**flow/config.mk**
```make
export PLATFORM = sky130hd
export DESIGN_NAME = amber_mul
export DESIGN_NICKNAME = amber_mul
export VERILOG_FILES = /design/flow/design.v
export SDC_FILE = /design/flow/constraint.sdc
export NUM_CORES = 4
export LEC_CHECK = 0
export CAP_MARGIN = 20
export CORE_MARGIN = 2
export CORE_UTILIZATION = 40
export PLACE_DENSITY = 0.6
export SETUP_SLACK_MARGIN = 0.4
export SLEW_MARGIN = 20
```
**flow/constraint.sdc**
```tcl
create_clock -name core_clock -period 4.85 [get_ports {i_clk}]
set_input_delay 0.9700 -clock core_clock [delete_from_list [all_inputs] [get_ports {i_clk}]]
set_output_delay 0.9700 -clock core_clock [all_outputs]
set_load 0.01 [all_outputs]
```
**flow/design.v**
```verilog
module a23_multiply (
input                       i_clk,
input                       i_rst,           
input                       i_fetch_stall,
input       [31:0]          i_a_in,          
input       [31:0]          i_b_in,          
input       [1:0]           i_function,
input                       i_execute,
output      [31:0]          o_out,
output      [1:0]           o_flags,         
output reg                  o_done           
);
wire        enable;
wire        accumulate;
wire [33:0] multiplier;
wire [33:0] multiplier_bar;
wire [33:0] sum;
wire [33:0] sum34_b;
reg  [5:0]  count;
reg  [5:0]  count_nxt;
reg  [67:0] product;
reg  [67:0] product_nxt;
reg  [1:0]  flags_nxt;
wire [32:0] sum_acc1;            
assign enable         = i_function[0];
assign accumulate     = i_function[1];
assign multiplier     =  { 2'd0, i_a_in} ;
assign multiplier_bar = ~{ 2'd0, i_a_in} + 34'd1 ;
assign sum34_b        =  product[1:0] == 2'b01 ? multiplier     :
                         product[1:0] == 2'b10 ? multiplier_bar :
                                                 34'd0          ;
    assign sum =  product[67:34] + sum34_b;
    assign sum_acc1 = {1'd0, product[32:1]} + {1'd0, i_a_in};
always @*
    begin
    count_nxt           = count;
    product_nxt         = product;
    flags_nxt   = { product[32], product[32:1] == 32'd0 }; 
    if ( count == 6'd0 )
        product_nxt = {33'd0, 1'd0, i_b_in, 1'd0 } ;
    else if ( count <= 6'd33 )
        product_nxt = { sum[33], sum, product[33:1]} ;
    else if ( count == 6'd34 && accumulate )
        begin
        product_nxt         = { product[64:33], sum_acc1[31:0], 1'd0};  
        end
    if (count == 6'd0)   
        count_nxt   = enable ? 6'd1 : 6'd0;
    else if ((count == 6'd34 && !accumulate) ||   
             (count == 6'd35 &&  accumulate)  )   
        count_nxt   = 6'd0;
    else
        count_nxt   = count + 1'd1;
    end
always @ ( posedge i_clk )
    if ( i_rst )
        begin
        count           <= 6'd0;
        o_done          <= 1'd0;
        end
    else if ( !i_fetch_stall )
        begin
        count           <= i_execute ? count_nxt          : count;           
        product         <= i_execute ? product_nxt        : product;        
        o_done          <= i_execute ? count == 6'd31     : o_done;          
        end
assign o_out   = product[32:1]; 
assign o_flags = flags_nxt;
endmodule
module amber_mul (
input                       i_clk,
input                       i_rst,           
input                       i_start,
input                       i_accumulate,    
input       [31:0]          i_a,             
input       [31:0]          i_b,             
input       [31:0]          i_c,             
output                      o_ready,
output                      o_done,
output      [31:0]          o_result,
output      [1:0]           o_flags          
);
reg         busy;
reg         acc_q;
reg  [31:0] a_q;
reg  [31:0] c_q;
reg         done_d1;
reg         done_d2;
reg         done_d3;
wire        mult_done;
wire        take;
wire [31:0] mult_a;
wire [1:0]  mult_function;
assign take          = i_start && !busy;
assign o_ready       = !busy;
assign mult_a        = done_d2 ? c_q : a_q;
assign mult_function = busy ? { acc_q, 1'd0 } : { i_accumulate, take };
always @ ( posedge i_clk )
    if ( take )
        begin
        acc_q <= i_accumulate;
        a_q   <= i_a;
        c_q   <= i_c;
        end
always @ ( posedge i_clk )
    if ( i_rst )
        begin
        busy    <= 1'd0;
        done_d1 <= 1'd0;
        done_d2 <= 1'd0;
        done_d3 <= 1'd0;
        end
    else
        begin
        busy    <= take ? 1'd1 : ( o_done ? 1'd0 : busy );
        done_d1 <= mult_done;
        done_d2 <= done_d1;
        done_d3 <= done_d2 && acc_q;
        end
assign o_done = busy && ( acc_q ? done_d3 : done_d2 );
a23_multiply u_multiply (
    .i_clk          ( i_clk          ),
    .i_rst          ( i_rst          ),
    .i_fetch_stall  ( 1'd0           ),
    .i_a_in         ( mult_a         ),
    .i_b_in         ( i_b            ),
    .i_function     ( mult_function  ),
    .i_execute      ( 1'd1           ),
    .o_out          ( o_result       ),
    .o_flags        ( o_flags        ),
    .o_done         ( mult_done      )
);
endmodule
```
**flow/run.sh**
```bash
#!/bin/bash
# the make line also repeats each setting of config.mk as NAME=value (left out here)
make -C /OpenROAD-flow-scripts/flow DESIGN_CONFIG=/design/flow/config.mk WORK_HOME=/design/flow/orfs CLKGATE_MAP_FILE= finish
```
==> results of run 1 <==
metal layers:
metal | global-route usage | vias up | part of all wire
li1 | - | 4122 | -
met1 | 0.297 | 4071 | 0.47
met2 | 0.329 | 242 | 0.46
met3 | 0.0359 | 26 | 0.059
met4 | 0.0498 | 0 | 0.011
met5 | 0 | - | 0
stage by stage:
step           worst slack (ns)  instance area [sq um]  hold WS (ns)  cells   util
4_1_cts                   0.393                  12700         0.465   1488  0.507
3_3_place_gp              0.114                  11800         0.446   1441  0.472
6_report                  0.330                  13000         0.460   1499  0.518
3_5_place_dp            0.00533                  11800         0.433   1441  0.472
5_1_grt                   0.148                  13000         0.485   1499  0.518
2_1_floorplan            -0.239                  10300         0.414   1020      -
cell type report:
class,count,share of cell area
multi-input combinational,763,0.448
sequential,143,0.322
timing repair buffer,184,0.139
clock buffer,29,0.0434
tap,330,0.0318
inverter,47,0.0136
clock inverter,3,0.00135
timing repair:
| item | CTS | global route |
|---|---|---|
| pin swaps | 19 | 27 |
| cloned | 2 | 0 |
| endpoints found under the setup margin | 6 | 9 |
| gates resized | 27 | 41 |
| setup buffers | 13 | 10 |
==> run_results.csv, run 1 <==
group,metric,value,unit
status,status,"timing/DRC/antenna clean",
worst_hold_path,worstHoldPathCells,1,
synth,topCellsByArea,"edfxtp_1, ha_1, xnor2_1",
synth,ys_sh_xor,0.0661,
critical_path,worst_path_max_delay_cell,"or4_4",
synth,avgSynthCellArea,10.0,sq um
clock_network,root_buffer,"clkbuf_16",
final_timing,fin_crit,4.52,ns
clock_network,clock_latency,0.43,ns
finish,fill_cells,2295,
place,place_congestion,0.930,
clock_network,cts_tree,"built",
critical_path,cp-end-kind,"register",
floorplan,die_w,164,um
critical_path,path_cells,"buf_12 > buf_6 > mux2i_4 > o211ai_1 > or4_4 > nor2b_4 > nand3_4 > buf_4 > xnor2_1 > o2bb2ai_1 > ha_1 > a21oi_1 > o21ai_1 > o21ai_1 > a211oi_2 > o211a_1 > o32a_1 > xnor2_1 > nor2_1",
global_routing,antenna_found_initial,0,
drt,drt-initial-drc-count,677,
final_timing,finalSetupViolations,0,
synth,logic_family,"AND-OR/OR-AND gates",
synth,postSynthCellCount,1020,
worst_hold_path,min_to,"done_d2",
floorplan,initCoreUtil,0.406,
finish,syn2layout_area_growth,27.4,%
final_timing,max_freq,221,MHz
critical_path,required,5.00,ns
power_and_ir_drop,p_seq,1600,uW
floorplan,coreArea,25100,sq um
synth,ys_top_cells_by_count,"edfxtp_1, nor2_1, ha_1",
clock_network,clk_pin_slew_worst_paths,0.06,ns
drt,dr.pass1.iters,7,
clock_network,h-tree-depth,4,
final_timing,fin_skew,0.00859,ns
final_timing,hold_viol_final,0,
floorplan,fp-row-count,58,
worst_hold_path,hp-class,"register to register",
synth,adder_share,0.0885,
worst_hold_path,holdCritStartpoint,"done_d1",
critical_path,critPathLaunch,"done_d2",
flow_run,drv_cap,0,
power_and_ir_drop,power_leader,"sequential cells",
synth,synth.distinct_cells,74,
synth,synth_area,10200,sq um
global_routing,grt_pass1_vias,8031,
final_timing,drv_slew,0,
power_and_ir_drop,pg_clk,1290,uW
drt,avgRoutedWirePerCell,18.6,um
drt,insertedDiodeCount,0,
drt,wirelength,27900,um
final_timing,tightest_slew,0.971,ns
global_routing,overflow,0,
synth,ys_chip_area,10200,sq um
synth,yosysTopAreaCell,"edfxtp_1",
critical_path,start_kind,"register",
power_and_ir_drop,p_seq_frac,0.374,
power_and_ir_drop,power_switching,1350,uW
finish,seq_area,4190,sq um
synth,aoi_share,0.195,
floorplan,ios,136,
flow_run,warning_count,32,
critical_path,cp.depth,19,
critical_path,worstPathArrival,4.67,ns
critical_path,cp_top_family,"AND-OR/OR-AND gates",
critical_path,reg2reg_from,"done_d2",
clock_network,cts_made_buffers,17,
critical_path,rr_worst_depth,19,
drt,vias_per_cell,5.64,
critical_path,crit_type,"register to register",
power_and_ir_drop,power.internal,2920,uW
finish,final_nets,1327,
clock_network,cts_max_path_buffers,2,
synth,yosysTopAreaCellShare,0.388,
synth,top_cell,"edfxtp_1",
power_and_ir_drop,combPwrFrac,0.324,
critical_path,r2r_slack,0.33,ns
critical_path,crit_buf_inv,3,
power_and_ir_drop,p_comb,1380,uW
power_and_ir_drop,ir_drop,0.214,mV
drt,route.detailed.drc,0,
final_timing,fin_setup_tns,0,ns
power_and_ir_drop,power_leakage,0.00485,uW
place,portBuffers,135,
final_timing,rsz0062_at_grt,"yes",
critical_path,reg2reg_to,"u_multiply.product[66]",
critical_path,crit_path_max_incr_delay,0.62,ns
critical_path,cp_max_fo,6,
clock_network,cts_sinks,143,
synth,synthFlopType,"edfxtp_1",
floorplan,die_h,164,um
synth,ys_seq_elements,143,
power_and_ir_drop,p_total,4270,uW
power_and_ir_drop,clkPwrFrac,0.303,
global_routing,grt_use_total,0.208,
synth,async_reset_ff_frac,0,
synth,mux_share,0.0419,
power_and_ir_drop,swShare,0.317,
finish,comb_area,5830,sq um
synth,ys_sh_simple,0.141,
final_timing,maxSlewHeadroom,0.345,
global_routing,grt_max_degree,38,
drt,ant_nets,0,
floorplan,chipArea,26800,sq um
critical_path,cp-endpoint,"u_multiply.product[66]",
place,dp_hpwl,20400,um
synth,postSynthNetCount,1191,
synth,synth-edff-count,132,
drt,vias,8461,
global_routing,grt_pass1_wl,43200,um
final_timing,fin_crit_sh,0.932,
synth,yosys_cells,1020,
clock_network,ctsHoldBuffers,0,
synth,yosys_warnings,2,
synth,seq_area_frac_synth,0.410,
power_and_ir_drop,power.density,329,nW/um^2
==> run 2: changes to the inputs <==
ABC_AREA = 1   (was not set)
CORE_UTILIZATION = 72   (was 40)
PLACE_DENSITY = not set   (was 0.6)
PLACE_DENSITY_LB_ADDON = 0.02   (was not set)
SETUP_SLACK_MARGIN = 0.85   (was 0.4)
clock period = 2.85 ns   (was 4.85 ns; I/O delays follow)
==> run 2 against run 1 <==
The flow now stops in 4_1_cts. Synthesized area grew 8.5%. Die size is 39% lower. Synthesized cell count up 47%.
==> run_results.csv, run 2 <==
group,metric,value,unit
status,status,"stopped before the end",
status,failing_step,"4_1_cts",
status,error,"[ERROR DPL-0038] Utilization greater than 100%, impossible to legalize",
floorplan,chipArea,16400,sq um
synth,adder_share,0.0816,
place,dp_hpwl,34600,um
floorplan,die_w,128,um
synth,ys_top_cells_by_count,"nand2_1, nor2_1, inv_1",
synth,top_cell,"nand2_1",
synth,synth_area,11100,sq um
synth,synthFlopType,"edfxtp_1",
synth,mux_share,0.000904,
synth,seq_area_frac_synth,0.378,
place,portBuffers,135,
synth,yosysTopAreaCellShare,0.358,
synth,postSynthNetCount,1671,
synth,async_reset_ff_frac,0,
floorplan,coreArea,15100,sq um
floorplan,ios,136,
synth,synth-edff-count,132,
place,pre_cts_slack,-0.926,ns
synth,yosys_cells,1500,
synth,logic_family,"simple AND/OR/NAND/NOR gates",
place,dpl.cell_count,1944,
place,place_congestion,1.04,
synth,ys_seq_elements,143,
synth,aoi_share,0.127,
synth,avgSynthCellArea,7.38,sq um
synth,synth.distinct_cells,51,
floorplan,fp-row-count,45,
floorplan,die_h,128,um
synth,ys_chip_area,11100,sq um
synth,ys_sh_xor,0.0190,
synth,ys_sh_simple,0.300,
synth,yosys_warnings,2,
synth,postSynthCellCount,1500,
floorplan,initCoreUtil,0.733,
synth,topCellsByArea,"edfxtp_1, nand2_1, ha_1",
synth,yosysTopAreaCell,"edfxtp_1",
[run 2: stage by stage]
stage / hold WS, ns / utilization / area (sq um)
after floorplan: 0.381 / - / 11600
after global placement: 0.395 / 0.938 / 14100
after detailed placement: 0.418 / 0.938 / 14100
==> run 3: changes to the inputs <==
ABC_AREA = not set   (was 1)
CORE_ASPECT_RATIO = 0.55   (was not set)
CORE_UTILIZATION = 41   (was 72)
GPL_TIMING_DRIVEN = 0   (was not set)
HOLD_SLACK_MARGIN = 0.25   (was not set)
PLACE_DENSITY_LB_ADDON = 0.07   (was 0.02)
SETUP_SLACK_MARGIN = 0.19   (was 0.85)
clock period = 4.81 ns   (was 2.85 ns; I/O delays follow)
==> run 3 against run 2 <==
Now fails the layout checks on negative setup slack. Synthesized area shrank 7.8%. Synthesized cell count shrank 32%. Die size grew 60%.
==> run_results.csv, run 3 <==
group,metric,value,unit
status,status,"failed layout checks",
status,check.faults,"negative setup slack",
critical_path,critPathLaunch,"done_d2",
flow_run,drv_cap,0,
critical_path,cp-end-kind,"register",
synth,aoi_share,0.195,
synth,ys_chip_area,10200,sq um
drt,dr.pass1.iters,5,
final_timing,maxSlewHeadroom,0.273,
critical_path,worstPathArrival,5.28,ns
power_and_ir_drop,power.internal,3180,uW
power_and_ir_drop,combPwrFrac,0.333,
place,place_congestion,0.904,
synth,avgSynthCellArea,10.0,sq um
synth,yosys_cells,1020,
synth,top_cell,"edfxtp_1",
floorplan,die_w,217,um
final_timing,tightest_slew,1.08,ns
clock_network,h-tree-depth,4,
synth,seq_area_frac_synth,0.410,
finish,final_cells,1552,
final_timing,drv_slew,0,
critical_path,worst_path_max_delay_cell,"or4_4",
drt,ant_nets,0,
final_timing,holdWs,0.440,ns
synth,yosysTopAreaCell,"edfxtp_1",
critical_path,rr_worst_depth,25,
global_routing,antenna_found_initial,0,
power_and_ir_drop,p_seq_frac,0.344,
drt,wirelength,32100,um
synth,async_reset_ff_frac,0,
synth,postSynthNetCount,1191,
place,portBuffers,135,
final_timing,finalSetupViolations,2,
synth,ys_top_cells_by_count,"edfxtp_1, nor2_1, ha_1",
clock_network,ctsHoldBuffers,0,
synth,postSynthCellCount,1020,
clock_network,root_buffer,"clkbuf_16",
floorplan,chipArea,26200,sq um
power_and_ir_drop,power_leader,"sequential cells",
critical_path,crit_buf_inv,8,
synth,yosysTopAreaCellShare,0.388,
synth,yosys_warnings,2,
floorplan,ios,136,
floorplan,fp-row-count,42,
floorplan,coreArea,24200,sq um
synth,topCellsByArea,"edfxtp_1, ha_1, xnor2_1",
synth,logic_family,"AND-OR/OR-AND gates",
synth,adder_share,0.0885,
worst_hold_path,worstHoldPathCells,1,
synth,synth_area,10200,sq um
floorplan,initCoreUtil,0.421,
worst_hold_path,min_to,"done_d2",
critical_path,required,4.98,ns
worst_hold_path,holdCritStartpoint,"done_d1",
final_timing,hold_viol_final,0,
clock_network,cts_sinks,143,
critical_path,cp_top_family,"AND-OR/OR-AND gates",
place,pre_cts_slack,-1.27,ns
synth,ys_seq_elements,143,
clock_network,cts_made_buffers,17,
finish,syn2layout_area_growth,32.4,%
clock_network,cts_max_path_buffers,2,
drt,route.detailed.drc,0,
final_timing,fin_skew,0.00979,ns
place,dpl.cell_count,1490,
power_and_ir_drop,p_seq,1600,uW
final_timing,rsz0062_at_grt,"yes",
final_timing,finalWorstSetupSlack,-0.295,ns
power_and_ir_drop,swShare,0.319,
floorplan,die_h,121,um
global_routing,grt_pass1_vias,8088,
power_and_ir_drop,power_switching,1490,uW
drt,insertedDiodeCount,0,
clock_network,clock_latency,0.45,ns
critical_path,cp.depth,25,
worst_hold_path,hp-class,"register to register",
critical_path,reg2reg_to,"u_multiply.product[66]",
drt,avgRoutedWirePerCell,20.7,um
synth,synth-edff-count,132,
critical_path,cp-endpoint,"u_multiply.product[66]",
finish,final_nets,1381,
finish,design_area,13500,sq um
drt,drt-initial-drc-count,767,
power_and_ir_drop,ir_drop,0.196,mV
synth,synth.distinct_cells,74,
drt,vias,8808,
global_routing,grt_max_degree,26,
critical_path,cp_max_fo,7,
final_timing,fin_crit_sh,1.06,
synth,synthFlopType,"edfxtp_1",
critical_path,crit_path_max_incr_delay,0.56,ns
synth,mux_share,0.0419,
critical_path,start_kind,"register",
clock_network,cts_tree,"built",
critical_path,crit_type,"register to register",
finish,fin_util,0.558,
final_timing,fin_crit,5.11,ns
flow_run,warning_count,32,
final_timing,max_freq,196,MHz
power_and_ir_drop,power_leakage,0.00507,uW
critical_path,r2r_slack,-0.30,ns
place,dp_hpwl,24400,um
critical_path,reg2reg_from,"done_d2",
power_and_ir_drop,p_comb,1550,uW
global_routing,grt_pass1_wl,48300,um
power_and_ir_drop,power.density,345,nW/um^2
clock_network,clk_pin_slew_worst_paths,0.06,ns
power_and_ir_drop,pg_clk,1510,uW
synth,ys_sh_simple,0.141,
synth,ys_sh_xor,0.0661,
place,post_dp_cell_area,12200,sq um
power_and_ir_drop,clkPwrFrac,0.324,
global_routing,grt_use_total,0.248,
drt,vias_per_cell,5.68,
critical_path,cpMostUsedCell,"buf_12",
global_routing,overflow,0,
[run 3: per-layer routing]
layer | share of wire | GRT usage
met2 | 0.38 | 0.320
met1 | 0.52 | 0.397
met4 | 0.012 | 0.0664
met3 | 0.084 | 0.0607
met5 | 0 | 0
[run 3: per-stage QoR]
stage / power, uW / TNS, ns
finish: 4670 / -0.579
CTS: 4580 / -0.487
global route: 4880 / -1.53
detailed placement: 3020 / -9.30
global placement: 3010 / -144.07
floorplan: 2550 / -0.645
[run 3: area by class of cell]
class / count / area (sq um)
inverters: 47 / 176
plain buffers: 67 / 488
fillers: 2131 / 10700
clock inverters: 14 / 221
clock buffers: 17 / 425
flip-flops and latches: 143 / 4190
repair buffers: 171 / 1710
well taps: 330 / 413
multi-input cells: 763 / 5890
[run 3: what timing repair did]
item | 4_1_cts | 5_1_grt
buffers inserted | 21 | 10
gates cloned | 0 | 0
setup endpoints to repair | 24 | 25
pin swaps | 22 | 22
resized | 35 | 58
==> run 4: changes to the inputs <==
CORE_ASPECT_RATIO = not set   (was 0.55)
CORE_UTILIZATION = 40   (was 41)
CTS_CLUSTER_DIAMETER = 362   (was not set)
CTS_CLUSTER_SIZE = 98   (was not set)
GPL_TIMING_DRIVEN = not set   (was 0)
HOLD_SLACK_MARGIN = not set   (was 0.25)
PLACE_DENSITY = 0.35   (was not set)
PLACE_DENSITY_LB_ADDON = not set   (was 0.07)
SETUP_SLACK_MARGIN = not set   (was 0.19)
clock period = 5.0 ns   (was 4.81 ns; I/O delays follow)
==> run 4 against run 3 <==
Now clean on timing, DRC and antenna. Critical endpoint unchanged. Setup slack better by 0.52 ns. Register-to-register slack improved by 0.52 ns. Clock-buffer cell count up 8. Synthesized cell count unchanged. Wire length is 9.2% lower. Clock power fell by about 10%. Combinational power down 17%. Hold slack better by 0.023 ns. Critical path type unchanged. Die size rose by 2.2%.
==> run_results.csv, run 4 <==
group,metric,value,unit
status,status,"timing/DRC/antenna clean",
clock_network,h-tree-depth,4,
finish,final_nets,1305,
synth,ys_seq_elements,143,
clock_network,clock_latency,0.42,ns
power_and_ir_drop,power_switching,1350,uW
power_and_ir_drop,p_seq_frac,0.369,
power_and_ir_drop,clkPwrFrac,0.323,
synth,synth_area,10200,sq um
clock_network,cts_tree,"built",
global_routing,grt_use_met2,0.347,
synth,mux_share,0.0419,
clock_network,clk_pin_slew_worst_paths,0.07,ns
synth,adder_share,0.0885,
synth,synth.distinct_cells,74,
critical_path,cp-end-kind,"register",
critical_path,path_cells,"mux2i_2 > ha_2 > o211ai_2 > or4_4 > nor2b_4 > nand3_4 > a2111oi_4 > xnor2_1 > o22ai_1 > ha_2 > a21oi_4 > o21ai_1 > o21ai_1 > a211oi_2 > o211a_1 > o32a_1 > xnor2_1 > nor2_1",
critical_path,rr_worst_depth,18,
final_timing,holdWs,0.463,ns
critical_path,crit_type,"register to register",
place,place_congestion,0.844,
drt,avgRoutedWirePerCell,19.8,um
critical_path,reg2reg_to,"u_multiply.product[66]",
power_and_ir_drop,power_leakage,0.00470,uW
drt,ant_nets,0,
power_and_ir_drop,p_seq,1540,uW
flow_run,drv_cap,0,
synth,async_reset_ff_frac,0,
floorplan,fp-row-count,58,
power_and_ir_drop,power.density,334,nW/um^2
worst_hold_path,hp-class,"register to register",
drt,vias,8186,
floorplan,initCoreUtil,0.406,
synth,ys_top_cells_by_count,"edfxtp_1, nor2_1, ha_1",
critical_path,required,5.13,ns
synth,yosys_cells,1020,
drt,dr.pass1.iters,7,
finish,final_cells,1477,
final_timing,fin_crit_sh,0.954,
global_routing,grt_max_degree,67,
synth,synth-edff-count,132,
worst_hold_path,min_to,"done_d1",
synth,postSynthNetCount,1191,
final_timing,finalSetupViolations,0,
critical_path,reg2reg_from,"done_d2",
synth,logic_family,"AND-OR/OR-AND gates",
clock_network,cts_max_path_buffers,2,
drt,route.detailed.drc,0,
power_and_ir_drop,power_leader,"sequential cells",
floorplan,die_h,164,um
floorplan,die_w,164,um
place,dpl.cell_count,1445,
floorplan,chipArea,26800,sq um
critical_path,crit_buf_inv,0,
final_timing,drv_slew,0,
critical_path,start_kind,"register",
worst_hold_path,worstHoldPathCells,1,
synth,aoi_share,0.195,
place,portBuffers,135,
final_timing,fin_setup_tns,0,ns
power_and_ir_drop,power.internal,2830,uW
final_timing,fin_skew,0.0159,ns
drt,drt-initial-drc-count,544,
synth,seq_area_frac_synth,0.410,
global_routing,grt_pass1_vias,7953,
drt,wirelength,29200,um
global_routing,top_usage_layer,"met2",
power_and_ir_drop,swShare,0.324,
drt,vias_per_cell,5.54,
clock_network,cts_made_buffers,17,
critical_path,critPathLaunch,"done_d2",
floorplan,coreArea,25100,sq um
final_timing,rsz0062_at_grt,"no",
synth,yosys_warnings,2,
global_routing,overflow,0,
place,dp_hpwl,22100,um
final_timing,maxSlewHeadroom,0.413,
synth,ys_chip_area,10200,sq um
synth,ys_sh_xor,0.0661,
critical_path,cp_top_family,"AND-OR/OR-AND gates",
critical_path,r2r_slack,0.23,ns
global_routing,grt_pass1_wl,44900,um
clock_network,ctsHoldBuffers,0,
drt,insertedDiodeCount,0,
synth,yosysTopAreaCell,"edfxtp_1",
global_routing,met3_usage,0.0331,
critical_path,worstPathArrival,4.90,ns
synth,avgSynthCellArea,10.0,sq um
finish,syn2layout_area_growth,22.6,%
critical_path,cp-endpoint,"u_multiply.product[66]",
flow_run,warning_count,32,
synth,topCellsByArea,"edfxtp_1, ha_1, xnor2_1",
global_routing,antenna_found_initial,0,
final_timing,max_freq,210,MHz
clock_network,root_buffer,"clkbuf_16",
synth,top_cell,"edfxtp_1",
critical_path,cp.depth,18,
final_timing,fin_crit,4.77,ns
synth,synthFlopType,"edfxtp_1",
clock_network,cts_sinks,143,
global_routing,grt_use_met1,0.324,
critical_path,crit_path_max_incr_delay,0.61,ns
worst_hold_path,holdCritStartpoint,"u_multiply.o_done",
power_and_ir_drop,p_comb,1290,uW
final_timing,tightest_slew,0.881,ns
synth,postSynthCellCount,1020,
power_and_ir_drop,combPwrFrac,0.308,
critical_path,cp_max_fo,11,
global_routing,grt_use_total,0.219,
floorplan,ios,136,
synth,ys_sh_simple,0.141,
finish,fin_util,0.498,
power_and_ir_drop,ir_drop,0.217,mV
critical_path,worst_path_max_delay_cell,"or4_4",
final_timing,hold_viol_final,0,
power_and_ir_drop,pg_clk,1350,uW
synth,yosysTopAreaCellShare,0.388,
run 4: cell type report:
type	count	area, sq um
fill	2367	12600
multi-input combinational	763	5540
sequential	143	4190
timing repair buffer	162	1570
clock buffer	25	572
tap	330	413
inverter	47	176
clock inverter	7	57.6
run 4: timing repair:
| action | in CTS | in global routing |
|---|---|---|
| resized | 1 | 9 |
| pin swaps | 0 | 1 |
| endpoints found under the setup margin | 1 | 5 |
| endpoints found under the hold margin | 0 | 0 |
| setup buffers | 0 | 0 |
run 4: through the flow:
| step | power, uW | setup slack, ns | instance area [sq um] |
|---|---|---|---|
| global route | 4410 | 0.00854 | 12500 |
| CTS | 4200 | 0.0882 | 12500 |
| floorplan | 2450 | -0.0891 | 10300 |
| detailed placement | 2840 | 0.0202 | 11800 |
| global placement | 2840 | 0.133 | 11800 |
| finish | 4180 | 0.229 | 12500 |
run 4: routing by layer:
layer,part of all wire,vias to the layer above
li1,-,4065
met1,0.50,3953
met2,0.46,157
met3,0.039,11
met4,0.0049,0
met5,0,-
==> run 5: changes to the inputs <==
CORE_MARGIN = 8   (was 2)
CORE_UTILIZATION = 56   (was 40)
CTS_CLUSTER_DIAMETER = 225   (was 362)
CTS_CLUSTER_SIZE = 99   (was 98)
PLACE_DENSITY = 0.6   (was 0.35)
TNS_END_PERCENT = 15   (was not set)
==> run 5 against run 4 <==
First-iteration DRC count shrank 4.2%. Via count grew 2.7%. Design area shrank 1.3%. Power is essentially flat. Register-to-register slack is essentially flat. Critical path depth shrank 1. Core utilization grew 19 points. Clock skew shrank 0.0055 ns. Largest cell class unchanged.
==> run_results.csv, run 5 <==
group,metric,value,unit
synth,postSynthNetCount,1191,
finish,final_nets,1298,
power_and_ir_drop,p_comb,1270,uW
floorplan,die_w,151,um
critical_path,required,5.13,ns
synth,aoi_share,0.195,
critical_path,cp.depth,17,
power_and_ir_drop,swShare,0.308,
status,status,"timing/DRC/antenna clean",
flow_run,drv_cap,0,
power_and_ir_drop,power.density,339,nW/um^2
clock_network,cts_made_buffers,17,
synth,synth.distinct_cells,74,
synth,synth-edff-count,132,
critical_path,critPathLaunch,"done_d2",
clock_network,h-tree-depth,4,
final_timing,tightest_slew,0.859,ns
final_timing,fin_skew,0.0104,ns
clock_network,root_buffer,"clkbuf_16",
critical_path,path_cells,"buf_4 > buf_4 > mux2i_1 > nand2_1 > nor4_4 > and3_1 > nand2b_1 > or3_1 > xnor2_1 > o22ai_1 > ha_1 > nand3_1 > nor2_1 > inv_1 > a311oi_2 > o21a_1 > nor3_1",
synth,logic_family,"AND-OR/OR-AND gates",
place,portBuffers,135,
synth,ys_seq_elements,143,
global_routing,grt_use_total,0.237,
final_timing,maxSlewHeadroom,0.427,
synth,yosysTopAreaCellShare,0.388,
critical_path,reg2reg_from,"done_d2",
synth,synth_area,10200,sq um
power_and_ir_drop,power_switching,1290,uW
flow_run,warning_count,32,
critical_path,cp_max_fo,16,
floorplan,fp-row-count,49,
power_and_ir_drop,power.internal,2890,uW
drt,dr.pass1.iters,4,
synth,topCellsByArea,"edfxtp_1, ha_1, xnor2_1",
synth,ys_sh_simple,0.141,
synth,postSynthCellCount,1020,
power_and_ir_drop,pg_clk,1370,uW
critical_path,r2r_slack,0.22,ns
critical_path,cpMostUsedCell,"buf_4",
power_and_ir_drop,p_seq_frac,0.369,
synth,async_reset_ff_frac,0,
finish,fin_util,0.690,
floorplan,initCoreUtil,0.570,
drt,ant_nets,0,
floorplan,die_h,151,um
worst_hold_path,holdCritStartpoint,"u_multiply.o_done",
place,dp_hpwl,20600,um
power_and_ir_drop,power_leader,"sequential cells",
critical_path,crit_type,"register to register",
synth,mux_share,0.0419,
worst_hold_path,hp-class,"register to register",
critical_path,crit_path_max_incr_delay,0.51,ns
drt,route.detailed.drc,0,
synth,yosys_warnings,2,
clock_network,clk_pin_slew_worst_paths,0.06,ns
clock_network,cts_sinks,143,
final_timing,rsz0062_at_grt,"no",
drt,vias_per_cell,6.14,
synth,avgSynthCellArea,10.0,sq um
critical_path,worst_path_max_delay_cell,"dfxtp_4",
final_timing,hold_viol_final,0,
synth,synthFlopType,"edfxtp_1",
critical_path,cp_top_family,"simple AND/OR/NAND/NOR gates",
critical_path,start_kind,"register",
clock_network,postCtsSetupRepairBufs,0,
final_timing,max_freq,209,MHz
synth,top_cell,"edfxtp_1",
drt,vias,8404,
final_timing,fin_crit_sh,0.956,
synth,ys_sh_xor,0.0661,
clock_network,cts_max_path_buffers,2,
power_and_ir_drop,ir_drop,0.267,mV
critical_path,crit_buf_inv,3,
place,place_congestion,0.950,
synth,ys_chip_area,10200,sq um
critical_path,reg2reg_to,"u_multiply.product[63]",
global_routing,grt_max_degree,67,
drt,wirelength,27300,um
clock_network,cts_tree,"built",
finish,final_cells,1368,
worst_hold_path,worstHoldPathCells,1,
drt,insertedDiodeCount,0,
worst_hold_path,min_to,"done_d1",
critical_path,rr_worst_depth,17,
synth,yosysTopAreaCell,"edfxtp_1",
synth,adder_share,0.0885,
synth,yosys_cells,1020,
power_and_ir_drop,p_seq,1540,uW
synth,seq_area_frac_synth,0.410,
synth,ys_top_cells_by_count,"edfxtp_1, nor2_1, ha_1",
final_timing,drv_slew,0,
floorplan,chipArea,22800,sq um
drt,avgRoutedWirePerCell,20.0,um
global_routing,grt_pass1_wl,42200,um
critical_path,worstPathArrival,4.91,ns
drt,drt-initial-drc-count,521,
final_timing,fin_crit,4.78,ns
global_routing,grt_pass1_vias,8071,
finish,syn2layout_area_growth,21.0,%
clock_network,clock_latency,0.42,ns
power_and_ir_drop,clkPwrFrac,0.329,
floorplan,ios,136,
critical_path,cp-end-kind,"register",
final_timing,finalSetupViolations,0,
critical_path,cp-endpoint,"u_multiply.product[63]",
final_timing,holdWs,0.457,ns
power_and_ir_drop,power_leakage,0.00464,uW
floorplan,coreArea,17900,sq um
place,dpl.cell_count,1336,
power_and_ir_drop,combPwrFrac,0.303,
global_routing,overflow,0,
global_routing,antenna_found_initial,0,
-- run 5: final cells by class --
type / count / area [sq um]
Multi-Input combinational cell: 763 / 5560
Fill cell: 1409 / 5550
Sequential cell: 143 / 4190
Timing Repair Buffer: 155 / 1520
Clock buffer: 18 / 429
Tap cell: 229 / 287
Clock inverter: 13 / 194
Inverter: 47 / 176
-- run 5: per-stage QoR --
stage	setup WS, ns	cell area (sq um)	total power [uW]	setup TNS [ns]
6_report	0.221	12300	4180	0
5_1_grt	0.00759	12300	4390	0
4_1_cts	0.0634	12300	4180	0
3_5_place_dp	-0.0399	11600	2800	-0.0693
3_3_place_gp	0.0449	11600	2790	0
2_1_floorplan	-0.0969	10300	2450	-0.193
-- run 5: routing by layer --
metal  GRT usage  wire (um)  up-vias  share of wire
li1            -          -     4056              -
met1       0.326      12600     4029           0.46
met2       0.375      12400      290           0.46
met3      0.0508       1950       29          0.071
met4      0.0534        349        0          0.013
met5           0          0        -              0
-- run 5: timing repair --
item	in CTS	in global routing
endpoints found under the setup margin	4	5
hold buffers	0	0
gates resized	1	10
endpoints found under the hold margin	0	0
==> run 6: changes to the inputs <==
CORE_MARGIN = 2   (was 8)
CORE_UTILIZATION = 72   (was 56)
CTS_CLUSTER_DIAMETER = not set   (was 225)
CTS_CLUSTER_SIZE = 35   (was 99)
PLACE_DENSITY = 0.81   (was 0.6)
SETUP_SLACK_MARGIN = -0.29   (was not set)
TNS_END_PERCENT = not set   (was 15)
clock period = 4.3 ns   (was 5.0 ns; I/O delays follow)
==> run 6 against run 5 <==
The run now fails in 5_1_grt. Synthesized cell count stayed put. Die size shrank 34%. Synthesized area unchanged.
==> run_results.csv, run 6 <==
group,metric,value,unit
floorplan,initCoreUtil,0.735,
synth,synth.distinct_cells,74,
synth,async_reset_ff_frac,0,
clock_network,h-tree-depth,4,
floorplan,die_h,123,um
synth,avgSynthCellArea,10.0,sq um
floorplan,coreArea,13900,sq um
synth,mux_share,0.0419,
floorplan,ios,136,
synth,yosys_cells,1020,
status,failing_step,"5_1_grt",
floorplan,fp-row-count,43,
synth,synthFlopType,"edfxtp_1",
place,dp_hpwl,22900,um
status,status,"stopped before the end",
clock_network,cts_max_path_buffers,2,
synth,synth-edff-count,132,
floorplan,chipArea,15100,sq um
status,error,"[ERROR DPL-0038] Utilization greater than 100%, impossible to legalize",
synth,yosys_warnings,2,
clock_network,root_buffer,"clkbuf_16",
place,dpl.cell_count,1380,
synth,yosysTopAreaCell,"edfxtp_1",
synth,top_cell,"edfxtp_1",
synth,ys_sh_xor,0.0661,
synth,yosysTopAreaCellShare,0.388,
synth,ys_seq_elements,143,
floorplan,die_w,123,um
clock_network,cts_sinks,143,
place,portBuffers,135,
clock_network,cts_made_buffers,17,
synth,aoi_share,0.195,
synth,seq_area_frac_synth,0.410,
synth,ys_chip_area,10200,sq um
place,pre_cts_slack,-0.292,ns
synth,ys_top_cells_by_count,"edfxtp_1, nor2_1, ha_1",
synth,synth_area,10200,sq um
synth,postSynthNetCount,1191,
synth,ys_sh_simple,0.141,
synth,topCellsByArea,"edfxtp_1, ha_1, xnor2_1",
place,place_congestion,0.960,
synth,logic_family,"AND-OR/OR-AND gates",
synth,adder_share,0.0885,
synth,postSynthCellCount,1020,
## run 6: what timing repair did
action | in CTS
pin swaps | 16
hold buffers | 0
gates resized | 21
endpoints found under the setup margin | 8
setup buffers | 16
## run 6: through the flow
| step | hold WS, ns | cell area [sq um] | total power, uW | TNS [ns] |
|---|---|---|---|---|
| 2_1_floorplan | 0.414 | 10300 | 2850 | -4.15 |
| 3_3_place_gp | 0.436 | 12300 | 3350 | -0.409 |
| 3_5_place_dp | 0.436 | 12300 | 3440 | -1.11 |
| 4_1_cts | 0.442 | 13200 | 5360 | -1.64 |
==> run 7: changes to the inputs <==
ABC_AREA = 1   (was not set)
CTS_CLUSTER_SIZE = not set   (was 35)
PLACE_DENSITY = not set   (was 0.81)
PLACE_DENSITY_LB_ADDON = 0.02   (was not set)
SETUP_SLACK_MARGIN = 0.85   (was -0.29)
clock period = 2.88 ns   (was 4.3 ns; I/O delays follow)
==> run 7 against run 6 <==
Synthesized area grew 8.5%. Die size up 8.2%. Synthesized cell count is 47% higher. The run fails in 4_1_cts.
==> run_results.csv, run 7 <==
group,metric,value,unit
synth,topCellsByArea,"edfxtp_1, nand2_1, ha_1",
synth,synth.distinct_cells,51,
synth,yosys_cells,1500,
synth,async_reset_ff_frac,0,
place,place_congestion,0.994,
floorplan,die_h,128,um
synth,synth-edff-count,132,
floorplan,ios,136,
synth,logic_family,"simple AND/OR/NAND/NOR gates",
synth,mux_share,0.000904,
status,failing_step,"4_1_cts",
synth,yosysTopAreaCellShare,0.358,
synth,avgSynthCellArea,7.38,sq um
floorplan,coreArea,15100,sq um
synth,ys_chip_area,11100,sq um
synth,aoi_share,0.127,
synth,postSynthCellCount,1500,
floorplan,die_w,128,um
place,portBuffers,135,
synth,adder_share,0.0816,
place,dpl.cell_count,1942,
synth,top_cell,"nand2_1",
synth,ys_top_cells_by_count,"nand2_1, nor2_1, inv_1",
synth,yosysTopAreaCell,"edfxtp_1",
status,error,"[ERROR DPL-0038] Utilization greater than 100%, impossible to legalize",
synth,ys_seq_elements,143,
synth,synth_area,11100,sq um
floorplan,chipArea,16400,sq um
synth,seq_area_frac_synth,0.378,
synth,synthFlopType,"edfxtp_1",
synth,postSynthNetCount,1671,
synth,ys_sh_simple,0.300,
floorplan,initCoreUtil,0.733,
status,status,"stopped before the end",
floorplan,fp-row-count,45,
place,dp_hpwl,33700,um
synth,ys_sh_xor,0.0190,
synth,yosys_warnings,2,
-- run 7: metrics by stage --
stage | area (sq um) | power [uW] | setup WS [ns]
3_3_place_gp | 14100 | 5800 | -0.470
2_1_floorplan | 11600 | 4710 | -0.267
3_5_place_dp | 14100 | 6090 | -0.872
==> run 8: changes to the inputs <==
ABC_AREA = not set   (was 1)
CORE_UTILIZATION = 57   (was 72)
PLACE_DENSITY_LB_ADDON = not set   (was 0.02)
SETUP_SLACK_MARGIN = 0.41   (was 0.85)
clock period = 2.71 ns   (was 2.88 ns; I/O delays follow)
==> run 8 against run 7 <==
The layout now fails its checks (negative setup slack). Synthesized cell count fell by 32%. Synthesized area fell by 7.8%. Die size rose by 16%.
==> run_results.csv, run 8 <==
group,metric,value,unit
status,status,"failed layout checks",
status,check.faults,"negative setup slack",
finish,comb_area,6680,sq um
critical_path,reg2reg_to,"u_multiply.product[66]",
finish,design_area,16100,sq um
synth,yosysTopAreaCell,"edfxtp_1",
synth,ys_sh_xor,0.0661,
drt,highest_layer,"met4",
critical_path,reg2reg_from,"done_d2",
place,post_dp_cell_area,14200,sq um
drt,vias,11658,
critical_path,r2r_slack,-2.16,ns
synth,yosysTopAreaCellShare,0.388,
worst_hold_path,hp-class,"register to register",
finish,syn2layout_area_growth,57.4,%
synth,synth_area,10200,sq um
floorplan,coreArea,17400,sq um
synth,postSynthCellCount,1020,
synth,yosys_warnings,2,
flow_run,drv_cap,0,
final_timing,rsz0062_at_grt,"yes",
synth,synth.distinct_cells,74,
drt,wirelength,44900,um
power_and_ir_drop,pg_clk,2440,uW
power_and_ir_drop,power_switching,3340,uW
power_and_ir_drop,swShare,0.353,
clock_network,clock_latency,0.45,ns
power_and_ir_drop,power_leakage,0.00655,uW
drt,wl_met3,5420,um
power_and_ir_drop,power.density,589,nW/um^2
synth,adder_share,0.0885,
clock_network,cts_max_path_buffers,2,
drt,wl_met2,20900,um
clock_network,cts_sinks,143,
synth,yosys_cells,1020,
synth,seq_area_frac_synth,0.410,
place,portBuffers,135,
power_and_ir_drop,power_leader,"combinational cells",
clock_network,root_buffer,"clkbuf_16",
drt,drt-initial-drc-count,1471,
synth,top_cell,"edfxtp_1",
global_routing,overflow,0,
power_and_ir_drop,p_seq_frac,0.302,
final_timing,max_freq,205,MHz
critical_path,rr_worst_depth,17,
global_routing,grt_use_total,0.381,
place,pre_cts_slack,-1.80,ns
synth,logic_family,"AND-OR/OR-AND gates",
power_and_ir_drop,p_total,9470,uW
drt,ant_nets,0,
critical_path,worstPathArrival,5.07,ns
synth,ys_top_cells_by_count,"edfxtp_1, nor2_1, ha_1",
final_timing,fin_setup_tns,-66.75,ns
critical_path,start_kind,"register",
critical_path,crit_buf_inv,1,
power_and_ir_drop,p_comb,4170,uW
clock_network,h-tree-depth,4,
power_and_ir_drop,combPwrFrac,0.441,
place,place_congestion,0.909,
drt,route.detailed.drc,0,
critical_path,cp.depth,17,
final_timing,fin_crit_sh,1.80,
synth,synthFlopType,"edfxtp_1",
final_timing,tightest_slew,0.623,ns
final_timing,drv_slew,0,
clock_network,cts_made_buffers,17,
synth,postSynthNetCount,1191,
final_timing,fin_skew,0.0126,ns
clock_network,ctsHoldBuffers,0,
power_and_ir_drop,ir_drop,0.556,mV
worst_hold_path,holdCritStartpoint,"u_multiply.o_done",
final_timing,finalWorstSetupSlack,-2.16,ns
floorplan,die_w,138,um
critical_path,critPathLaunch,"done_d2",
synth,topCellsByArea,"edfxtp_1, ha_1, xnor2_1",
finish,seq_area,4190,sq um
global_routing,grt_max_degree,67,
floorplan,initCoreUtil,0.586,
synth,mux_share,0.0419,
clock_network,clk_pin_slew_worst_paths,0.07,ns
flow_run,warning_count,34,
floorplan,fp-row-count,48,
synth,ys_chip_area,10200,sq um
finish,fin_util,0.922,
critical_path,crit_type,"register to register",
final_timing,fin_crit,4.87,ns
critical_path,required,2.91,ns
finish,fill_cells,633,
drt,wl_met1,15100,um
synth,avgSynthCellArea,10.0,sq um
critical_path,cpMostUsedCell,"a21o_1",
synth,ys_sh_simple,0.141,
power_and_ir_drop,p_seq,2850,uW
worst_hold_path,min_to,"done_d1",
final_timing,hold_viol_final,0,
global_routing,antenna_found_initial,0,
critical_path,cp_top_family,"AND-OR/OR-AND gates",
final_timing,finalSetupViolations,58,
synth,async_reset_ff_frac,0,
drt,vias_per_cell,6.86,
floorplan,chipArea,19000,sq um
floorplan,die_h,138,um
place,dp_hpwl,24000,um
clock_network,cts_tree,"built",
finish,final_nets,1634,
global_routing,grt_pass1_vias,10540,
synth,aoi_share,0.195,
synth,synth-edff-count,132,
floorplan,ios,136,
critical_path,cp-end-kind,"register",
drt,avgRoutedWirePerCell,26.4,um
critical_path,crit_path_max_incr_delay,0.53,ns
power_and_ir_drop,power.internal,6130,uW
critical_path,worst_path_max_delay_cell,"or4_4",
drt,dr.pass1.iters,9,
worst_hold_path,worstHoldPathCells,1,
power_and_ir_drop,clkPwrFrac,0.258,
synth,ys_seq_elements,143,
critical_path,cp_max_fo,6,
critical_path,path_cells,"buf_4 > nor3b_1 > o211ai_1 > or4_4 > nor3_2 > xor2_1 > o2bb2ai_1 > ha_1 > a21o_1 > a21o_1 > a221oi_4 > o2111a_1 > a211oi_2 > o211a_1 > o32a_1 > xnor2_1 > nor2_1",
final_timing,maxSlewHeadroom,0.585,
global_routing,grt_pass1_wl,54600,um
critical_path,cp-endpoint,"u_multiply.product[66]",
[run 8: timing repair]
item / 4_1_cts / 5_1_grt
resized: 116 / 100
gates cloned: 0 / 0
setup endpoints to repair: 64 / 67
buffers inserted: 18 / 19
endpoints found under the hold margin: 0 / 0
pin swaps: 49 / 65
[run 8: metal layers]
layer	vias to the layer above	global-route usage
li1	4721	-
met1	5512	0.466
met2	1074	0.664
met3	351	0.0828
met4	0	0.133
met5	-	0
[run 8: final cells by class]
class | count | share of cell area
clock buffer | 17 | 0.0265
tap | 225 | 0.0175
inverter | 47 | 0.0111
timing repair buffer | 491 | 0.259
multi-input combinational | 763 | 0.416
antenna | 1 | 0.000156
clock inverter | 13 | 0.00919
sequential | 143 | 0.261
[run 8: stage by stage]
stage	hold WS, ns	std cells
2_1_floorplan	0.414	1020
3_3_place_gp	0.435	1632
3_5_place_dp	0.440	1632
4_1_cts	0.450	1680
5_1_grt	0.462	1699
6_report	0.457	1700
==> run 9: changes to the inputs <==
ABC_AREA = 1   (was not set)
CAP_MARGIN = 40   (was 20)
CELL_PAD_IN_SITES_GLOBAL_PLACEMENT = 0   (was not set)
CORE_ASPECT_RATIO = 1.09   (was not set)
CORE_MARGIN = 10   (was 2)
CORE_UTILIZATION = 53   (was 57)
CTS_CLUSTER_DIAMETER = 59   (was not set)
CTS_CLUSTER_SIZE = 44   (was not set)
GPL_ROUTABILITY_DRIVEN = 0   (was not set)
MAX_ROUTING_LAYER = met4   (was not set)
PLACE_DENSITY_LB_ADDON = 0.09   (was not set)
SETUP_SLACK_MARGIN = not set   (was 0.41)
clock period = 3.95 ns   (was 2.71 ns; I/O delays follow)
==> run 9 against run 8 <==
The run now finishes clean. Design area decreased by 18%. Synthesized cell count increased by 47%. First-iteration DRC count decreased by 37%. Highest routed layer unchanged.
==> run_results.csv, run 9 <==
group,metric,value,unit
status,status,"timing/DRC/antenna clean",
synth,adder_share,0.0816,
critical_path,rr_worst_depth,24,
synth,ys_top_cells_by_count,"nand2_1, nor2_1, inv_1",
synth,yosys_warnings,2,
final_timing,hold_viol_final,0,
critical_path,cp.depth,24,
clock_network,cts_sinks,143,
synth,logic_family,"simple AND/OR/NAND/NOR gates",
drt,wirelength,33000,um
final_timing,tightest_slew,0.705,ns
synth,top_cell,"nand2_1",
global_routing,grt_pass1_wl,52000,um
floorplan,initCoreUtil,0.536,
power_and_ir_drop,pg_clk,1610,uW
synth,seq_area_frac_synth,0.378,
critical_path,reg2reg_to,"u_multiply.product[62]",
synth,ys_sh_xor,0.0190,
worst_hold_path,holdCritStartpoint,"done_d1",
synth,yosysTopAreaCellShare,0.358,
final_timing,fin_setup_tns,0,ns
clock_network,cts_tree,"built",
drt,vias_per_cell,5.53,
drt,drt-initial-drc-count,934,
synth,ys_chip_area,11100,sq um
power_and_ir_drop,p_total,5520,uW
drt,dr.pass1.iters,6,
critical_path,crit_type,"register to register",
final_timing,rsz0062_at_grt,"yes",
final_timing,maxSlewHeadroom,0.530,
power_and_ir_drop,swShare,0.379,
power_and_ir_drop,power_leader,"sequential cells",
drt,avgRoutedWirePerCell,17.5,um
clock_network,ctsHoldBuffers,0,
global_routing,antenna_found_initial,0,
synth,yosys_cells,1500,
drt,route.detailed.drc,0,
synth,synth_area,11100,sq um
power_and_ir_drop,power.density,417,nW/um^2
critical_path,critPathLaunch,"done_d2",
power_and_ir_drop,power_leakage,0.00560,uW
synth,yosysTopAreaCell,"edfxtp_1",
place,dp_hpwl,25800,um
clock_network,root_buffer,"clkbuf_16",
floorplan,ios,136,
power_and_ir_drop,power_switching,2090,uW
global_routing,grt_use_total,0.252,
critical_path,required,4.15,ns
floorplan,die_h,171,um
critical_path,crit_buf_inv,6,
clock_network,clock_latency,0.44,ns
synth,async_reset_ff_frac,0,
critical_path,cp-end-kind,"register",
synth,mux_share,0.000904,
synth,aoi_share,0.127,
clock_network,h-tree-depth,4,
synth,postSynthCellCount,1500,
power_and_ir_drop,combPwrFrac,0.355,
finish,final_nets,1787,
final_timing,finalSetupViolations,0,
drt,insertedDiodeCount,0,
floorplan,coreArea,20600,sq um
flow_run,drv_cap,0,
clock_network,cts_made_buffers,17,
power_and_ir_drop,power.internal,3430,uW
power_and_ir_drop,ir_drop,0.309,mV
clock_network,cts_max_path_buffers,2,
worst_hold_path,min_to,"done_d2",
global_routing,grt_pass1_vias,10124,
floorplan,fp-row-count,55,
critical_path,reg2reg_from,"done_d2",
critical_path,r2r_slack,0.23,ns
critical_path,worstPathArrival,3.92,ns
worst_hold_path,hp-class,"register to register",
flow_run,warning_count,30,
power_and_ir_drop,clkPwrFrac,0.291,
synth,ys_sh_simple,0.300,
final_timing,fin_skew,0.0129,ns
finish,syn2layout_area_growth,19.6,%
synth,topCellsByArea,"edfxtp_1, nand2_1, ha_1",
floorplan,die_w,158,um
power_and_ir_drop,p_seq,1960,uW
power_and_ir_drop,p_comb,1960,uW
critical_path,cp_max_fo,8,
place,portBuffers,135,
critical_path,worst_path_max_delay_cell,"dfxtp_4",
final_timing,drv_slew,0,
final_timing,max_freq,269,MHz
drt,ant_nets,0,
floorplan,chipArea,27100,sq um
critical_path,cp-endpoint,"u_multiply.product[62]",
final_timing,fin_crit,3.72,ns
global_routing,overflow,0,
clock_network,clk_pin_slew_worst_paths,0.08,ns
synth,ys_seq_elements,143,
final_timing,fin_crit_sh,0.943,
synth,synth-edff-count,132,
synth,postSynthNetCount,1671,
synth,synth.distinct_cells,51,
critical_path,cp_top_family,"simple AND/OR/NAND/NOR gates",
global_routing,grt_max_degree,61,
power_and_ir_drop,p_seq_frac,0.355,
worst_hold_path,worstHoldPathCells,2,
drt,vias,10430,
critical_path,crit_path_max_incr_delay,0.40,ns
critical_path,path_cells,"inv_4 > nand2_1 > nand2_2 > inv_1 > ha_1 > inv_1 > nor3_4 > nand3_2 > inv_2 > nand3_2 > a21boi_2 > nand2_1 > nand2_1 > nor2_1 > ha_1 > nand2_1 > nor2_2 > inv_1 > nor2_1 > inv_1 > nor2_1 > nor3_2 > a21oi_1 > nor2_1",
synth,synthFlopType,"edfxtp_1",
synth,avgSynthCellArea,7.38,sq um
critical_path,start_kind,"register",
-- run 9: cell type report --
cell class              instances  area, sq um
clock buffers                  18          429
multi-input cells            1127         5970
repair buffers                155         1530
fillers                      1889         7410
well taps                     256          320
flip-flops and latches        143         4190
clock inverters                14          143
inverters                     172          648
-- run 9: through the flow --
stage | setup WS (ns) | hold slack (ns) | util | cells | instance area (sq um)
detailed placement | 0.112 | 0.410 | 0.608 | 1852 | 12500
CTS | 0.0915 | 0.434 | 0.635 | 1884 | 13100
floorplan | 0.502 | 0.388 | - | 1500 | 11100
global route | -0.0865 | 0.447 | 0.641 | 1885 | 13200
finish | 0.226 | 0.417 | 0.641 | 1885 | 13200
global placement | 0.212 | 0.394 | 0.608 | 1852 | 12500
-- run 9: metal layers --
metal / GRT usage / part of all wire
met5: - / 0
met1: 0.318 / 0.43
met4: 0.0947 / 0.030
met3: 0.0560 / 0.091
met2: 0.391 / 0.45
-- run 9: what timing repair did --
action	CTS	global route
setup buffers	0	1
resized	0	39
endpoints found under the setup margin	0	18
==> run 10: changes to the inputs <==
ABC_AREA = not set   (was 1)
CAP_MARGIN = 20   (was 40)
CELL_PAD_IN_SITES_GLOBAL_PLACEMENT = not set   (was 0)
CORE_ASPECT_RATIO = 0.5   (was 1.09)
CORE_MARGIN = 2   (was 10)
CORE_UTILIZATION = 40   (was 53)
CTS_CLUSTER_DIAMETER = 359   (was 59)
CTS_CLUSTER_SIZE = 83   (was 44)
GPL_ROUTABILITY_DRIVEN = not set   (was 0)
MAX_ROUTING_LAYER = not set   (was met4)
PLACE_DENSITY = 0.6   (was not set)
PLACE_DENSITY_LB_ADDON = not set   (was 0.09)
clock period = 5.0 ns   (was 3.95 ns; I/O delays follow)
==> run 10 against run 9 <==
Non-clock buffer count grew 6. Design area shrank 5.3%. Clock-buffer cell count grew 2. Sequential share of layout area grew 1.8 points. Hold slack gained 0.035 ns. Setup slack gained 0.034 ns. Final cell count shrank 21%. Critical endpoint is now u_multiply.product[66]. Largest cell class unchanged. Largest power group unchanged.
==> run_results.csv, run 10 <==
group,metric,value,unit
status,status,"timing/DRC/antenna clean",
synth,yosysTopAreaCell,"edfxtp_1",
final_timing,finalSetupViolations,0,
finish,fill_cells,2292,
place,place_congestion,0.870,
floorplan,ios,136,
power_and_ir_drop,power_leakage,0.00466,uW
finish,final_cells,1490,
critical_path,crit_type,"register to register",
drt,vias_per_cell,5.61,
clock_network,clock_latency,0.45,ns
critical_path,cp_top_family,"AND-OR/OR-AND gates",
critical_path,worstPathArrival,4.92,ns
clock_network,root_buffer,"clkbuf_16",
critical_path,r2r_slack,0.26,ns
synth,logic_family,"AND-OR/OR-AND gates",
floorplan,coreArea,25100,sq um
power_and_ir_drop,power_leader,"sequential cells",
synth,ys_sh_xor,0.0661,
clock_network,ctsHoldBuffers,0,
synth,async_reset_ff_frac,0,
synth,ys_chip_area,10200,sq um
critical_path,cp-endpoint,"u_multiply.product[66]",
power_and_ir_drop,power.density,329,nW/um^2
synth,yosys_cells,1020,
synth,top_cell,"edfxtp_1",
synth,seq_area_frac_synth,0.410,
power_and_ir_drop,p_seq,1540,uW
worst_hold_path,worstHoldPathCells,1,
global_routing,grt_max_degree,39,
synth,postSynthNetCount,1191,
global_routing,grt_pass1_vias,7965,
final_timing,rsz0062_at_grt,"no",
critical_path,reg2reg_to,"u_multiply.product[66]",
synth,yosys_warnings,2,
power_and_ir_drop,power_switching,1350,uW
synth,postSynthCellCount,1020,
drt,route.detailed.drc,0,
finish,final_nets,1304,
place,dp_hpwl,22300,um
final_timing,fin_crit,4.74,ns
critical_path,crit_path_max_incr_delay,0.52,ns
synth,synth.distinct_cells,74,
critical_path,cp_max_fo,21,
clock_network,clk_pin_slew_worst_paths,0.06,ns
drt,wirelength,29000,um
worst_hold_path,hp-class,"register to register",
final_timing,fin_skew,0.00891,ns
power_and_ir_drop,ir_drop,0.245,mV
worst_hold_path,min_to,"done_d2",
drt,vias,8352,
power_and_ir_drop,p_seq_frac,0.374,
clock_network,cts_tree,"built",
drt,ant_nets,0,
floorplan,initCoreUtil,0.406,
synth,topCellsByArea,"edfxtp_1, ha_1, xnor2_1",
critical_path,rr_worst_depth,16,
final_timing,maxSlewHeadroom,0.304,
synth,mux_share,0.0419,
critical_path,start_kind,"register",
floorplan,fp-row-count,41,
drt,drt-initial-drc-count,818,
place,portBuffers,135,
global_routing,overflow,0,
final_timing,hold_viol_final,0,
synth,adder_share,0.0885,
critical_path,reg2reg_from,"done_d2",
global_routing,grt_use_total,0.217,
synth,avgSynthCellArea,10.0,sq um
synth,ys_sh_simple,0.141,
clock_network,cts_sinks,143,
floorplan,die_h,117,um
global_routing,antenna_found_initial,0,
critical_path,worst_path_max_delay_cell,"or4_1",
critical_path,critPathLaunch,"done_d2",
power_and_ir_drop,swShare,0.329,
clock_network,cts_made_buffers,17,
synth,yosysTopAreaCellShare,0.388,
power_and_ir_drop,p_total,4120,uW
final_timing,drv_slew,0,
global_routing,grt_pass1_wl,44100,um
drt,insertedDiodeCount,0,
critical_path,cp.depth,16,
critical_path,cp-end-kind,"register",
synth,synth-edff-count,132,
synth,ys_top_cells_by_count,"edfxtp_1, nor2_1, ha_1",
final_timing,max_freq,211,MHz
critical_path,required,5.18,ns
place,dpl.cell_count,1455,
synth,ys_seq_elements,143,
flow_run,drv_cap,0,
flow_run,warning_count,30,
synth,aoi_share,0.195,
worst_hold_path,holdCritStartpoint,"done_d1",
floorplan,die_w,230,um
critical_path,crit_buf_inv,1,
clock_network,h-tree-depth,4,
clock_network,cts_max_path_buffers,2,
synth,synth_area,10200,sq um
power_and_ir_drop,clkPwrFrac,0.311,
floorplan,chipArea,26900,sq um
synth,synthFlopType,"edfxtp_1",
final_timing,fin_crit_sh,0.948,
critical_path,path_cells,"buf_12 > nor4b_1 > o22ai_1 > or3_1 > or4_1 > xnor2_1 > o22ai_1 > ha_1 > and4_1 > a221oi_1 > o2111a_1 > a211oi_2 > o211a_1 > o32a_1 > xnor2_1 > nor2_1",
final_timing,tightest_slew,1.04,ns
power_and_ir_drop,combPwrFrac,0.315,
drt,avgRoutedWirePerCell,19.5,um
power_and_ir_drop,pg_clk,1280,uW
power_and_ir_drop,power.internal,2770,uW
finish,syn2layout_area_growth,22.8,%
drt,dr.pass1.iters,5,
power_and_ir_drop,p_comb,1300,uW
## run 10: layout make-up
type,instances,area [sq um],share of cell area
Sequential cell,143,4190,0.334
Inverter,47,176,0.0141
Multi-Input combinational cell,763,5560,0.443
Clock buffer,20,437,0.0348
Tap cell,344,430,0.0343
Clock inverter,12,139,0.0111
Timing Repair Buffer,161,1600,0.128
## run 10: layer usage
layer	global-route usage	share of wire
met1	0.311	0.49
met2	0.331	0.44
met3	0.0431	0.052
met4	0.0675	0.017
met5	0	0
## run 10: repair_timing
action / 4_1_cts / 5_1_grt
buffers inserted: 0 / 1
endpoints found under the hold margin: 0 / 0
resized: 0 / 10
endpoints found under the setup margin: 0 / 5
## run 10: per-stage QoR
step                setup TNS, ns  cell area [sq um]  setup WS [ns]  utilization  hold slack, ns
finish                          0              12500          0.261        0.499           0.452
global route                    0              12500         0.0113        0.499           0.465
CTS                             0              12400         0.0763        0.494           0.459
detailed placement              0              11900         0.0960        0.472           0.437
global placement                0              11900          0.191        0.472           0.439
floorplan                  -0.178              10300        -0.0891            -           0.414
==> run 11: changes to the inputs <==
CAP_MARGIN = 10   (was 20)
CORE_ASPECT_RATIO = not set   (was 0.5)
CORE_UTILIZATION = 70   (was 40)
CTS_CLUSTER_DIAMETER = not set   (was 359)
CTS_CLUSTER_SIZE = 27   (was 83)
HOLD_SLACK_MARGIN = -0.1   (was not set)
SETUP_SLACK_MARGIN = 1.02   (was not set)
clock period = 3.93 ns   (was 5.0 ns; I/O delays follow)
==> run 11 against run 10 <==
The run now fails in 4_1_cts. Synthesized area unchanged. Synthesized cell count unchanged. Die size down 42%.
==> run_results.csv, run 11 <==
group,metric,value,unit
synth,yosys_cells,1020,
place,pre_cts_slack,-0.805,ns
floorplan,die_w,125,um
synth,ys_seq_elements,143,
place,dp_hpwl,24400,um
synth,ys_sh_xor,0.0661,
floorplan,fp-row-count,44,
status,failing_step,"4_1_cts",
status,error,"[ERROR DPL-0038] Utilization greater than 100%, impossible to legalize",
synth,yosysTopAreaCell,"edfxtp_1",
synth,mux_share,0.0419,
place,place_congestion,0.973,
synth,yosysTopAreaCellShare,0.388,
place,dpl.cell_count,1449,
synth,ys_sh_simple,0.141,
synth,seq_area_frac_synth,0.410,
status,status,"stopped before the end",
synth,top_cell,"edfxtp_1",
synth,ys_top_cells_by_count,"edfxtp_1, nor2_1, ha_1",
synth,topCellsByArea,"edfxtp_1, ha_1, xnor2_1",
synth,synth-edff-count,132,
synth,avgSynthCellArea,10.0,sq um
synth,yosys_warnings,2,
synth,synth.distinct_cells,74,
floorplan,chipArea,15600,sq um
floorplan,die_h,125,um
floorplan,ios,136,
synth,adder_share,0.0885,
synth,postSynthCellCount,1020,
synth,logic_family,"AND-OR/OR-AND gates",
synth,synth_area,10200,sq um
synth,synthFlopType,"edfxtp_1",
synth,async_reset_ff_frac,0,
floorplan,coreArea,14400,sq um
place,portBuffers,135,
synth,ys_chip_area,10200,sq um
floorplan,initCoreUtil,0.710,
synth,postSynthNetCount,1191,
synth,aoi_share,0.195,
run 11: per-stage QoR:
stage | hold WS (ns) | TNS [ns] | total power (uW) | utilization | area [sq um]
detailed placement | 0.425 | -10.19 | 3940 | 0.904 | 13000
global placement | 0.441 | -3.89 | 3820 | 0.904 | 13000
floorplan | 0.414 | -8.17 | 3180 | - | 10500
==> run 12: changes to the inputs <==
CAP_MARGIN = 20   (was 10)
CORE_UTILIZATION = 40   (was 70)
CTS_CLUSTER_SIZE = not set   (was 27)
HOLD_SLACK_MARGIN = not set   (was -0.1)
SETUP_SLACK_MARGIN = not set   (was 1.02)
clock period = 4.49 ns   (was 3.93 ns; I/O delays follow)
==> run 12 against run 11 <==
Now clean on timing, DRC and antenna. Synthesized cell count did not move. Synthesized area did not move. Die size rose by 72%.
==> run_results.csv, run 12 <==
group,metric,value,unit
synth,seq_area_frac_synth,0.410,
synth,postSynthCellCount,1020,
final_timing,finalSetupViolations,0,
finish,seq_area,4190,sq um
flow_run,drv_cap,0,
final_timing,fin_setup_tns,0,ns
synth,aoi_share,0.195,
drt,dr.pass1.iters,5,
final_timing,hold_viol_final,0,
final_timing,drv_slew,0,
floorplan,coreArea,25100,sq um
finish,fill_cells,2288,
worst_hold_path,hp-class,"register to register",
power_and_ir_drop,ir_drop,0.235,mV
drt,vias_per_cell,5.57,
flow_run,warning_count,31,
place,dp_hpwl,21400,um
power_and_ir_drop,p_seq,1720,uW
place,portBuffers,135,
clock_network,cts_made_buffers,17,
final_timing,tightest_slew,0.990,ns
finish,syn2layout_area_growth,27.2,%
place,place_congestion,0.928,
critical_path,cp.depth,16,
floorplan,initCoreUtil,0.406,
final_timing,maxSlewHeadroom,0.339,
synth,top_cell,"edfxtp_1",
critical_path,cp-end-kind,"register",
global_routing,antenna_found_initial,0,
synth,ys_seq_elements,143,
power_and_ir_drop,power.internal,3190,uW
synth,synth-edff-count,132,
critical_path,critPathLaunch,"done_d2",
synth,ys_sh_xor,0.0661,
critical_path,crit_buf_inv,1,
clock_network,h-tree-depth,4,
clock_network,cts_max_path_buffers,2,
synth,avgSynthCellArea,10.0,sq um
floorplan,die_w,164,um
drt,route.detailed.drc,0,
global_routing,overflow,0,
synth,topCellsByArea,"edfxtp_1, ha_1, xnor2_1",
clock_network,clk_pin_slew_worst_paths,0.07,ns
synth,yosysTopAreaCellShare,0.388,
drt,vias,8517,
drt,wirelength,28300,um
critical_path,cp_top_family,"AND-OR/OR-AND gates",
final_timing,fin_crit_sh,0.979,
critical_path,rr_worst_depth,16,
power_and_ir_drop,power_leader,"sequential cells",
floorplan,ios,136,
power_and_ir_drop,power_leakage,0.00494,uW
power_and_ir_drop,clkPwrFrac,0.311,
final_timing,fin_crit,4.40,ns
global_routing,grt_pass1_wl,43900,um
synth,adder_share,0.0885,
synth,ys_sh_simple,0.141,
critical_path,worstPathArrival,4.54,ns
global_routing,grt_max_degree,39,
critical_path,worst_path_max_delay_cell,"or4_1",
floorplan,chipArea,26800,sq um
power_and_ir_drop,power_switching,1500,uW
critical_path,crit_path_max_incr_delay,0.50,ns
synth,postSynthNetCount,1191,
global_routing,grt_pass1_vias,8242,
drt,drt-initial-drc-count,636,
synth,ys_chip_area,10200,sq um
final_timing,fin_skew,0.0114,ns
critical_path,reg2reg_to,"u_multiply.product[66]",
critical_path,path_cells,"buf_6 > mux2i_4 > o21ai_1 > or3_4 > or4_1 > xnor2_1 > o22ai_1 > ha_1 > and4_1 > a221oi_2 > o2111a_1 > a211oi_2 > o211a_1 > o32a_1 > xnor2_1 > nor2_1",
worst_hold_path,min_to,"done_d1",
critical_path,cp_max_fo,6,
power_and_ir_drop,p_seq_frac,0.367,
synth,yosys_warnings,2,
final_timing,max_freq,227,MHz
critical_path,r2r_slack,0.09,ns
place,dpl.cell_count,1494,
floorplan,fp-row-count,58,
synth,synth.distinct_cells,74,
synth,yosys_cells,1020,
synth,yosysTopAreaCell,"edfxtp_1",
floorplan,die_h,164,um
power_and_ir_drop,combPwrFrac,0.322,
critical_path,crit_type,"register to register",
power_and_ir_drop,pg_clk,1460,uW
power_and_ir_drop,power.density,361,nW/um^2
clock_network,clock_latency,0.43,ns
critical_path,cp-endpoint,"u_multiply.product[66]",
synth,logic_family,"AND-OR/OR-AND gates",
finish,final_cells,1529,
status,status,"timing/DRC/antenna clean",
drt,avgRoutedWirePerCell,18.5,um
critical_path,start_kind,"register",
synth,ys_top_cells_by_count,"edfxtp_1, nor2_1, ha_1",
clock_network,cts_tree,"built",
critical_path,required,4.63,ns
synth,synth_area,10200,sq um
clock_network,root_buffer,"clkbuf_16",
global_routing,grt_use_total,0.211,
synth,async_reset_ff_frac,0,
synth,synthFlopType,"edfxtp_1",
power_and_ir_drop,p_comb,1510,uW
drt,ant_nets,0,
final_timing,rsz0062_at_grt,"yes",
worst_hold_path,worstHoldPathCells,1,
critical_path,reg2reg_from,"done_d2",
drt,insertedDiodeCount,0,
clock_network,cts_sinks,143,
power_and_ir_drop,swShare,0.319,
critical_path,cpMostUsedCell,"xnor2_1",
finish,final_nets,1357,
worst_hold_path,holdCritStartpoint,"u_multiply.o_done",
finish,comb_area,5630,sq um
synth,mux_share,0.0419,
## run 12: final cells by class
type	count	area share
inverter	47	0.0136
multi-input combinational	763	0.434
sequential	143	0.323
clock buffer	18	0.0331
clock inverter	14	0.0127
timing repair buffer	214	0.152
tap	330	0.0318
## run 12: repair_timing
action                     CTS  global route
pin swaps                    0            14
resized                      1            24
hold endpoints to repair     0             0
hold buffers                 0             0
buffers inserted             0             3
setup endpoints to repair    2             7
## run 12: metal layers
metal,GRT usage,share of wire,up-vias
li1,-,-,4170
met1,0.304,0.48,4086
met2,0.335,0.46,245
met3,0.0366,0.055,16
met4,0.0439,0.0068,0
met5,0,0,-
## run 12: stage by stage
step | setup slack (ns) | utilization | hold slack, ns | area (sq um) | power (uW)
floorplan | -0.599 | - | 0.414 | 10300 | 2730
global placement | 0.0747 | 0.487 | 0.449 | 12200 | 3210
detailed placement | -0.000326 | 0.487 | 0.436 | 12200 | 3220
CTS | 0.0384 | 0.511 | 0.460 | 12800 | 4690
global route | -0.120 | 0.517 | 0.465 | 13000 | 4950
finish | 0.0922 | 0.517 | 0.461 | 13000 | 4690
Power is estimated from default activity; no workload was simulated.
